==> exp/raven: inputs <==
==> flow/design.v (excerpt) <==
module mips_core (
	input         clk,
	input         rst,           
	output [31:0] imem_addr,     
	input  [31:0] imem_rdata,    
	output [31:0] dmem_addr,     
	output [31:0] dmem_wdata,    
	output        dmem_we,       
	input  [31:0] dmem_rdata,    
	output        halt           
);
clock: 15.8 ns
lec_check: 0
abc_area: 0
cap_margin: 10
cell_pad_in_sites_detail_placement: 2
cell_pad_in_sites_global_placement: 2
core_aspect_ratio: 1.64
core_margin: 10
core_utilization: 72
cts_cluster_diameter: 311
cts_cluster_size: 34
gpl_routability_driven: 0
gpl_timing_driven: 0
hold_slack_margin: 0.21
place_density_lb_addon: 0.15
slew_margin: 35
run.sh (not shown) runs the stock make flow with config.mk's settings and CLKGATE_MAP_FILE=.
==> exp/yarrow: changes against exp/raven <==
- ABC_AREA: 0 -> unset
- CAP_MARGIN: 10 -> 20
- CELL_PAD_IN_SITES_DETAIL_PLACEMENT: 2 -> unset
- CELL_PAD_IN_SITES_GLOBAL_PLACEMENT: 2 -> unset
- CORE_ASPECT_RATIO: 1.64 -> unset
- CORE_MARGIN: 10 -> 2
- CORE_UTILIZATION: 72 -> 66
- CTS_CLUSTER_DIAMETER: 311 -> unset
- CTS_CLUSTER_SIZE: 34 -> unset
- GPL_ROUTABILITY_DRIVEN: 0 -> unset
- GPL_TIMING_DRIVEN: 0 -> unset
- HOLD_SLACK_MARGIN: 0.21 -> unset
- PLACE_DENSITY_LB_ADDON: 0.15 -> unset
==> flow/constraint.sdc (replaced) <==
create_clock -name core_clock -period 6.51 [get_ports {clk}]
set_input_delay 1.3020 -clock core_clock [delete_from_list [all_inputs] [get_ports {clk}]]
set_output_delay 1.3020 -clock core_clock [all_outputs]
set_load 0.01 [all_outputs]
==> notes <==
Synthesized area is the same in exp/yarrow and exp/raven.
Of exp/yarrow and exp/raven, exp/raven has the higher die area (gap 1.6%, measured against exp/raven).
exp/raven never finished: it broke off in 3_1_place_gp_skip_io, error FLW-0024. exp/yarrow completed, yet does not pass: setup timing.
Synthesized cell count is the same in exp/raven and exp/yarrow.
==> figures <==
| metric | exp/raven | exp/yarrow |
|---|---|---|
| Count of flip-flops with a built-in enable after synthesis | 1024 | 1024 |
| Yosys stat cell total | 4479 | 4479 |
| Synth Seq Share | 57.4% | 57.4% |
| Post-Syn Area | 0.0700 mm^2 | 0.0700 mm^2 |
| Init Core Util | 72.5% | 66.5% |
| Die Span X | 264 um | 330 um |
| Core Box Area | 0.0966 mm^2 | 0.105 mm^2 |
| Area fraction in full adders, half adders and majority gates | 2.43% | 2.43% |
| Synthesis-stage register bit count | 1402 | 1402 |
| Ys async rst share | 27.0% | 27.0% |
| Commonest register cell after synthesis | sky130_fd_sc_hd__edfxtp_1 | sky130_fd_sc_hd__edfxtp_1 |
| Multiplexer share of the synthesized area | 24.3% | 24.3% |
| Xor/xnor cell area share of the yosys netlist | 1.09% | 1.09% |
| Distinct lib cells used | 93 | 93 |
| Number of placement rows | 146 | 119 |
| Die height | 419 um | 330 um |
| Yosys warning tally | 8 | 8 |
| Area of the synthesized netlist per yosys stat | 0.0700 mm^2 | 0.0700 mm^2 |
| Run status | stopped before the end | finished with violations |
| Stage where the flow stopped | 3_1_place_gp_skip_io | - |
| Violated checks | - | setup timing |
| Chip area | 0.110 mm^2 | 0.109 mm^2 |
| Post-synth top area share | 43.9% | 43.9% |

* * *

==> inputs of build 17 <==
mips_core again, from the RTL that the note above started with.
==> flow/config.mk <==
export PLATFORM = sky130hd
export DESIGN_NAME = mips_core
export DESIGN_NICKNAME = mips_core
export VERILOG_FILES = /design/flow/design.v
export SDC_FILE = /design/flow/constraint.sdc
export NUM_CORES = 4
export LEC_CHECK = 0
export ABC_AREA = 0
export CAP_MARGIN = 10
export CELL_PAD_IN_SITES_DETAIL_PLACEMENT = 2
export CELL_PAD_IN_SITES_GLOBAL_PLACEMENT = 2
export CORE_ASPECT_RATIO = 1.64
export CORE_MARGIN = 10
export CORE_UTILIZATION = 57
export CTS_CLUSTER_DIAMETER = 311
export CTS_CLUSTER_SIZE = 34
export GPL_ROUTABILITY_DRIVEN = 0
export GPL_TIMING_DRIVEN = 1
export HOLD_SLACK_MARGIN = -0.01
export PLACE_DENSITY_LB_ADDON = 0.15
export SLEW_MARGIN = 35
==> flow/constraint.sdc <==
create_clock -name core_clock -period 7.11 [get_ports {clk}]
set_input_delay 1.4220 -clock core_clock [delete_from_list [all_inputs] [get_ports {clk}]]
set_output_delay 1.4220 -clock core_clock [all_outputs]
set_load 0.01 [all_outputs]
==> build 75 (differences from build 17) <==
==> flow/config.mk (replaced) <==
export PLATFORM = sky130hd
export DESIGN_NAME = mips_core
export DESIGN_NICKNAME = mips_core
export VERILOG_FILES = /design/flow/design.v
export SDC_FILE = /design/flow/constraint.sdc
export NUM_CORES = 4
export LEC_CHECK = 0
export CAP_MARGIN = 15
export CORE_MARGIN = 2
export CORE_UTILIZATION = 72
export CTS_CLUSTER_DIAMETER = 98
export CTS_CLUSTER_SIZE = 41
export PLACE_DENSITY = 0.65
export SETUP_SLACK_MARGIN = -0.3
export SLEW_MARGIN = 20
==> flow/constraint.sdc (replaced) <==
create_clock -name core_clock -period 2.9 [get_ports {clk}]
set_input_delay 0.5800 -clock core_clock [delete_from_list [all_inputs] [get_ports {clk}]]
set_output_delay 0.5800 -clock core_clock [all_outputs]
set_load 0.01 [all_outputs]
==> build 32 (differences from build 17) <==
==> flow/config.mk (replaced) <==
export PLATFORM = sky130hd
export DESIGN_NAME = mips_core
export DESIGN_NICKNAME = mips_core
export VERILOG_FILES = /design/flow/design.v
export SDC_FILE = /design/flow/constraint.sdc
export NUM_CORES = 4
export LEC_CHECK = 0
export ABC_AREA = 1
export CAP_MARGIN = 20
export CORE_MARGIN = 2
export CORE_UTILIZATION = 62
export CTS_CLUSTER_SIZE = 100
export SLEW_MARGIN = 20
==> flow/constraint.sdc (replaced) <==
create_clock -name core_clock -period 5.06 [get_ports {clk}]
set_input_delay 1.0120 -clock core_clock [delete_from_list [all_inputs] [get_ports {clk}]]
set_output_delay 1.0120 -clock core_clock [all_outputs]
set_load 0.01 [all_outputs]
==> qor summary <==
	build 75	build 17	build 32
Post-synthesis instance area	0.07001 mm^2	0.07001 mm^2	0.07215 mm^2
Count of hold buffers inserted by post-cts repair	0	-	0
Total nets after synthesis	4679	4679	7839
FA/HA/MAJ Cells, Area Fraction	0.02427	0.02427	0.02355
Routability Congestion	1.213	-	1.090
Status	stopped before the end	stopped before the end	finished with violations
Last stage reached	global routing	detailed placement	-
Violated checks	-	-	setup timing
Count of cells resized by post-cts repair	269	-	92
Number of setup buffers added after CTS	64	-	4
Standard cell core area	0.09657 mm^2	0.1219 mm^2	0.1157 mm^2
Sequential cell area fraction in the yosys report	0.5743	0.5743	0.5573
Max clock buf depth	3	-	3
Clock root buffer	sky130_fd_sc_hd__clkbuf_16	-	sky130_fd_sc_hd__clkbuf_16
Multiplexer share	0.2426	0.2426	0.004994
Synth top area share	0.4392	0.4392	0.4262
Synth Area in Compound Gates	0.06257	0.06257	0.1778
Total number of placement rows	114	164	125
Initial cell density of the core	0.7250	0.5744	0.6234
Netlist cell types	93	93	59
Xor+xnor area frac	0.01088	0.01088	0.008618
Placed instance count	6700	-	9277
Die Area	0.09975 mm^2	0.1377 mm^2	0.1191 mm^2
Most frequent cell after synthesis	sky130_fd_sc_hd__edfxtp_1	sky130_fd_sc_hd__edfxtp_1	sky130_fd_sc_hd__nor2_1
Share of synthesized cell area in and, or, nand and nor gates	0.05994	0.05994	0.1775
